==> flow/design.v (excerpt) <==
module triangle(clk, reset, nt, xi, yi, busy, po, xo, yo);
input        clk, reset, nt;
input  [2:0] xi, yi;
output       busy, po;
output [2:0] xo, yo;
reg busy, po;
reg [4:0] state, next_state;  
reg [6:0] x_cor[0:2];         
reg [6:0] y_cor[0:2];         
reg [1:0] s0_count;           
reg s1_count;                 
reg s2_count;                 
reg s7_count;                 
reg [4:0] horiz;              
reg [3:0] out_count;          
reg signed [8:0] a[0:1];      
reg signed [8:0] b[0:1];      
reg signed [8:0] c[0:1];      
reg [3:0] ep, save_ep;        
reg signed [7:0] value;       
reg [1:0] o_idx;              
reg [2:0] xo, yo;             
reg loc;                      
reg [3:0] start;              
parameter s0=5'd0,s1=5'd1,s2=5'd2,s3=5'd3,s4=5'd4,s5=5'd5,s6=5'd6,s7=5'd7;
integer i,j;
always @(posedge clk or posedge reset)begin
    if(reset) state<=s0;
    else state<=next_state;
end
always @(*)begin
    case(state)
        s0:next_state=(s0_count==2'd3)?s1:s0;
        s1:next_state=(s1_count==1'b1)?s2:s1;
        s2:next_state=(out_count==y_cor[0]||out_count==y_cor[1]||out_count==y_cor[2])?s5:((s2_count==1'b1)?((value==8'd0)?s5:((value[7]==1'b0)?s3:s4)):s2);
        s3:next_state=(o_idx==2'd2)?s5:s2;
        s4:next_state=(o_idx==2'd1)?s5:s2;
        s5:next_state=(out_count==y_cor[0]||out_count==y_cor[2])?s6:((loc==1'b0)?((out_count==y_cor[1])?((start==x_cor[1])?s6:s5):((start==ep)?s6:s5)):((start==x_cor[0])?s6:s5));
        s6:next_state=(out_count==y_cor[2])?s7:s2;
  ...
Size in the first run: about 1000 cells after synthesis, about 0.0098 sq mm of cells after synthesis.
clock: 5.0 ns
lec_check: 0
cap_margin: 20
core_aspect_ratio: 0.67
core_margin: 8
core_utilization: 40
cts_cluster_size: 49
setup_slack_margin: 0.14
slew_margin: 10
tns_end_percent: 90
run.sh (not shown) runs the stock make flow with config.mk's settings and CLKGATE_MAP_FILE=.
Then changed:
==> flow/config.mk (replaced) <==
export PLATFORM = sky130hd
export DESIGN_NAME = triangle
export DESIGN_NICKNAME = triangle
export VERILOG_FILES = /design/flow/design.v
export SDC_FILE = /design/flow/constraint.sdc
export NUM_CORES = 4
export LEC_CHECK = 0
export ABC_AREA = 1
export CAP_MARGIN = 20
export CORE_MARGIN = 2
export CORE_UTILIZATION = 19
export CTS_CLUSTER_DIAMETER = 293
export CTS_CLUSTER_SIZE = 100
export HOLD_SLACK_MARGIN = -0.05
export PLACE_DENSITY = 0.89
export SLEW_MARGIN = 5
After rerunning: Setup slack degrades by 0.17 ns. Sequential cell count stays the same. Routed wire length went up by 5.3%. Fmax is lower by 3.5%. Register-to-register slack degrades by 0.17 ns.
Then changed:
==> flow/config.mk (replaced) <==
export PLATFORM = sky130hd
export DESIGN_NAME = triangle
export DESIGN_NICKNAME = triangle
export VERILOG_FILES = /design/flow/design.v
export SDC_FILE = /design/flow/constraint.sdc
export NUM_CORES = 4
export LEC_CHECK = 0
export CAP_MARGIN = 20
export CORE_ASPECT_RATIO = 0.67
export CORE_MARGIN = 9
export CORE_UTILIZATION = 40
export CTS_CLUSTER_DIAMETER = 189
export CTS_CLUSTER_SIZE = 49
export GPL_ROUTABILITY_DRIVEN = 0
export HOLD_SLACK_MARGIN = 0.11
export MIN_ROUTING_LAYER = met1
export PLACE_DENSITY = 0.61
export SETUP_SLACK_MARGIN = 0.14
export SLEW_MARGIN = 0
export TNS_END_PERCENT = 50
Outcome: Wire length drops by 4.5%. Register-to-register slack improved by 0.16 ns. Cell area goes down by 7.7%. Final cell count came out lower by 33%. Worst hold slack is better by 0.013 ns. Setup slack improves by 0.16 ns. Via count decreases by 19%.
Then changed:
==> flow/config.mk (replaced) <==
export PLATFORM = sky130hd
export DESIGN_NAME = triangle
export DESIGN_NICKNAME = triangle
export VERILOG_FILES = /design/flow/design.v
export SDC_FILE = /design/flow/constraint.sdc
export NUM_CORES = 4
export LEC_CHECK = 0
export CAP_MARGIN = 20
export CORE_MARGIN = 2
export CORE_UTILIZATION = 40
export SLEW_MARGIN = 20
==> flow/constraint.sdc (replaced) <==
create_clock -name core_clock -period 4.74 [get_ports {clk}]
set_input_delay 0.9480 -clock core_clock [delete_from_list [all_inputs] [get_ports {clk}]]
set_output_delay 0.9480 -clock core_clock [all_outputs]
set_load 0.01 [all_outputs]
After rerunning: Count of clock-buffer cells in the layout does not change; clock skew went up by 0.0031 ns; die area decreases by 16%; setup slack is worse by 0.13 ns; global-route usage increases by 2.7 points; routed wire length goes down by 3.9%; clock power goes up by 15%.
Then changed:
--- a/flow/config.mk
+++ b/flow/config.mk
@@ -7,5 +7,8 @@
 export LEC_CHECK = 0
+export ABC_AREA = 1
 export CAP_MARGIN = 20
 export CORE_MARGIN = 2
-export CORE_UTILIZATION = 40
+export CORE_UTILIZATION = 72
+export PLACE_DENSITY_LB_ADDON = 0.19
+export SETUP_SLACK_MARGIN = -0.09
 export SLEW_MARGIN = 20
==> flow/constraint.sdc (replaced) <==
create_clock -name core_clock -period 3.94 [get_ports {clk}]
set_input_delay 0.7880 -clock core_clock [delete_from_list [all_inputs] [get_ports {clk}]]
set_output_delay 0.7880 -clock core_clock [all_outputs]
set_load 0.01 [all_outputs]
Effect: The changed run ran to the end with violations: setup timing; core utilization climbs by 39 points; routed wire length climbs by 18%; sequential cell count stays the same.

* * *

== juniper ==
Starting RTL as in the previous note.
// triangle
module triangle(clk, reset, nt, xi, yi, busy, po, xo, yo);
input        clk, reset, nt;
input  [2:0] xi, yi;
output       busy, po;
output [2:0] xo, yo;
reg busy, po;
reg [4:0] state, next_state;  
reg [6:0] x_cor[0:2];         
reg [6:0] y_cor[0:2];         
reg [1:0] s0_count;           
reg s1_count;                 
reg s2_count;                 
reg s7_count;                 
reg [4:0] horiz;              
reg [3:0] out_count;          
reg signed [8:0] a[0:1];      
reg signed [8:0] b[0:1];      
reg signed [8:0] c[0:1];      
reg [3:0] ep, save_ep;        
reg signed [7:0] value;       
reg [1:0] o_idx;              
reg [2:0] xo, yo;             
reg loc;                      
reg [3:0] start;              
parameter s0=5'd0,s1=5'd1,s2=5'd2,s3=5'd3,s4=5'd4,s5=5'd5,s6=5'd6,s7=5'd7;
integer i,j;
always @(posedge clk or posedge reset)begin
    if(reset) state<=s0;
    else state<=next_state;
end
always @(*)begin
    case(state)
        s0:next_state=(s0_count==2'd3)?s1:s0;
        s1:next_state=(s1_count==1'b1)?s2:s1;
        s2:next_state=(out_count==y_cor[0]||out_count==y_cor[1]||out_count==y_cor[2])?s5:((s2_count==1'b1)?((value==8'd0)?s5:((value[7]==1'b0)?s3:s4)):s2);
        s3:next_state=(o_idx==2'd2)?s5:s2;
        s4:next_state=(o_idx==2'd1)?s5:s2;
        s5:next_state=(out_count==y_cor[0]||out_count==y_cor[2])?s6:((loc==1'b0)?((out_count==y_cor[1])?((start==x_cor[1])?s6:s5):((start==ep)?s6:s5)):((start==x_cor[0])?s6:s5));
        s6:next_state=(out_count==y_cor[2])?s7:s2;
        s7:next_state=(s7_count==1'b1)?s0:s7;
        default:next_state=s0;
    endcase
end
always @(posedge clk or posedge reset)begin
    if(reset) busy<=1'b0;
    else begin
        if(state==s7&&s7_count==1'b1) busy<=1'b0;
        else if(state==s0&&s0_count==2'd0&&nt==1'b0) busy<=1'b0;
        else busy<=1'b1;
    end
end
always @(posedge clk or posedge reset)begin
    if(reset) s0_count<=2'd0;
    else begin
        if(state==s7) s0_count<=2'd0;
        else if(state==s0&&s0_count==2'd0&&nt==1'b0) s0_count<=2'd0;
        else s0_count<=s0_count+2'd1;
    end
end
always @(posedge clk or posedge reset)begin
    if(reset)begin
  ...
export LEC_CHECK = 0
export ABC_AREA = 0
export CAP_MARGIN = 0
export CORE_ASPECT_RATIO = 1.39
export CORE_MARGIN = 2
export CORE_UTILIZATION = 69
export CTS_CLUSTER_DIAMETER = 304
export CTS_CLUSTER_SIZE = 14
export PLACE_DENSITY_LB_ADDON = 0.06
export SETUP_SLACK_MARGIN = 0.88
export SLEW_MARGIN = 40
create_clock -name core_clock -period 3.27 [get_ports {clk}]
| juniper | all stages done | FAIL | negative setup slack |
> inputs changed (juniper -> violet)
==> flow/config.mk <==
export PLATFORM = sky130hd
export DESIGN_NAME = triangle
export DESIGN_NICKNAME = triangle
export VERILOG_FILES = /design/flow/design.v
export SDC_FILE = /design/flow/constraint.sdc
export NUM_CORES = 4
export LEC_CHECK = 0
export ABC_AREA = 1
export CAP_MARGIN = 20
export CORE_MARGIN = 2
export CORE_UTILIZATION = 72
export CTS_CLUSTER_DIAMETER = 53
export SETUP_SLACK_MARGIN = 0.88
export SLEW_MARGIN = 20
==> flow/constraint.sdc <==
create_clock -name core_clock -period 3.42 [get_ports {clk}]
set_input_delay 0.6840 -clock core_clock [delete_from_list [all_inputs] [get_ports {clk}]]
set_output_delay 0.6840 -clock core_clock [all_outputs]
set_load 0.01 [all_outputs]
### Flow results
- Every stage of violet finished as expected; the final checks, on the other hand, flagged negative setup slack, which means the layout fails.
- Taking juniper as the reference, in violet utilization has decreased, clock power has decreased.
- Fmax for violet: 5.0% down relative to juniper
- Layout multi-input combinational cell count (violet / juniper): 1.2
- [diff] time the final worst path needs with I/O delays and setup, violet relative to juniper: regression
- violet consumes less power than juniper does.
- Summary of violet over juniper: area taken by multi-input logic gates lower, total grt overflow did not really move.
Changes in fjord relative to violet:
==> flow/config.mk <==
export PLATFORM = sky130hd
export DESIGN_NAME = triangle
export DESIGN_NICKNAME = triangle
export VERILOG_FILES = /design/flow/design.v
export SDC_FILE = /design/flow/constraint.sdc
export NUM_CORES = 4
export LEC_CHECK = 0
export CAP_MARGIN = 20
export CORE_MARGIN = 2
export CORE_UTILIZATION = 66
export SLEW_MARGIN = 20
==> flow/constraint.sdc <==
create_clock -name core_clock -period 4.74 [get_ports {clk}]
set_input_delay 0.9480 -clock core_clock [delete_from_list [all_inputs] [get_ports {clk}]]
set_output_delay 0.9480 -clock core_clock [all_outputs]
set_load 0.01 [all_outputs]
--- outcome ---
- In summary, fjord completed successfully, with a layout that passed the timing, design-rule and antenna checks.
- Per the comparison of fjord with violet, power went down by 220 uW, final core area utilization went down by 19 points, combined buffer and inverter count along the critical path went down by 5, global-route usage went down by 11 points, peak ir drop on the vdd network went down by about 43%.
- met4 as the top layer used by detailed routing was reported by fjord, and met5 by violet.
- Share of synthesized cell area in and, or, nand and nor gates in fjord vs violet: down 7.6 points
Here is what was changed in the inputs of amber compared with fjord.
-- flow/config.mk --
<<< fjord, line 8
export CAP_MARGIN = 20
export CORE_MARGIN = 2
export CORE_UTILIZATION = 66
export SLEW_MARGIN = 20
>>> amber, line 8
export CAP_MARGIN = 20
export CORE_MARGIN = 2
export CORE_UTILIZATION = 40
export SLEW_MARGIN = 20
==> flow/constraint.sdc <==
create_clock -name core_clock -period 4.12 [get_ports {clk}]
set_input_delay 0.8240 -clock core_clock [delete_from_list [all_inputs] [get_ports {clk}]]
set_output_delay 0.8240 -clock core_clock [all_outputs]
set_load 0.01 [all_outputs]
[summary]
The flow completed for amber, but it is not clean: the layout still shows negative setup slack.
From fjord to amber the numbers moved as follows: global-route wire length before repair saw a decrease; total power saw an increase.
On worst setup slack, amber does worse than fjord.
Taking fjord as the reference, in amber die area went up; via count of the first global-routing pass went down; final cell utilization of the core went down; final hold slack went up.
## Diff of input files: xenon against amber
-- flow/config.mk --
<<< amber, line 6
export NUM_CORES = 4
export LEC_CHECK = 0
export CAP_MARGIN = 20
export CORE_MARGIN = 2
export CORE_UTILIZATION = 40
export SLEW_MARGIN = 20
>>> xenon, line 6
export NUM_CORES = 4
export LEC_CHECK = 0
export ABC_AREA = 1
export CAP_MARGIN = 20
export CORE_MARGIN = 2
export CORE_UTILIZATION = 72
export CTS_CLUSTER_SIZE = 30
export PLACE_DENSITY = 0.82
export SLEW_MARGIN = 20
==> flow/constraint.sdc <==
create_clock -name core_clock -period 4.16 [get_ports {clk}]
set_input_delay 0.8320 -clock core_clock [delete_from_list [all_inputs] [get_ports {clk}]]
set_output_delay 0.8320 -clock core_clock [all_outputs]
set_load 0.01 [all_outputs]
Results
NOTE: area figure in the yosys stat output in xenon exceeds that of amber
Floorplan-stage core utilization delta for xenon relative to amber: 33 points higher
The higher flip-flop and latch share of the layout cell area of xenon and amber is in amber.
xenon vs amber on synthesized-area fraction occupied by xor and xnor cells: xenon is the lower one.
| achievable frequency | xenon vs amber | 7.5 MHz lower |
[diff] total power draw, xenon relative to amber: improvement
xenon ended with less total combinational power than amber.
In the reports for xenon and amber, the larger adder-cell share of the synthesized area belongs to amber.
Cell area | xenon vs amber | xenon larger
Each of xenon and amber falls short of a clean finish.
In the flow results for xenon and amber, the number of global-route vias before repair is smaller on amber.
There was hardly any difference in worst hold-check slack between amber and xenon.
diff inputs: xenon => maple
-- flow/config.mk --
<<< xenon, line 10
export CORE_MARGIN = 2
export CORE_UTILIZATION = 72
export CTS_CLUSTER_SIZE = 30
export PLACE_DENSITY = 0.82
export SLEW_MARGIN = 20
>>> maple, line 10
export CORE_MARGIN = 2
export CORE_UTILIZATION = 72
export CTS_CLUSTER_DIAMETER = 400
export CTS_CLUSTER_SIZE = 95
export SLEW_MARGIN = 20
export TNS_END_PERCENT = 40
==> flow/constraint.sdc <==
create_clock -name core_clock -period 2.89 [get_ports {clk}]
set_input_delay 0.5780 -clock core_clock [delete_from_list [all_inputs] [get_ports {clk}]]
set_output_delay 0.5780 -clock core_clock [all_outputs]
set_load 0.01 [all_outputs]
==> comparison <==
From the logs: maple reached the end of the flow and failed the layout checks with negative setup slack.
Against xenon as the reference, maple delivers a higher met3 usage.
Per the comparison of maple with xenon, overall power consumption now larger; sequential portion of the cell area -1.1 points; final core utilization now larger; cell area now sits higher.
maple against xenon: highest attainable clock frequency rose 1.3%; worst setup slack went down.
Cmp xenon and maple / global-route usage / higher: maple
maple — post-placement cell area 4.3% higher, xenon as reference
xenon ended up with fewer cell instances than maple did.
Wire: maple routes more than xenon
Power is estimated from default activity; no workload was simulated.
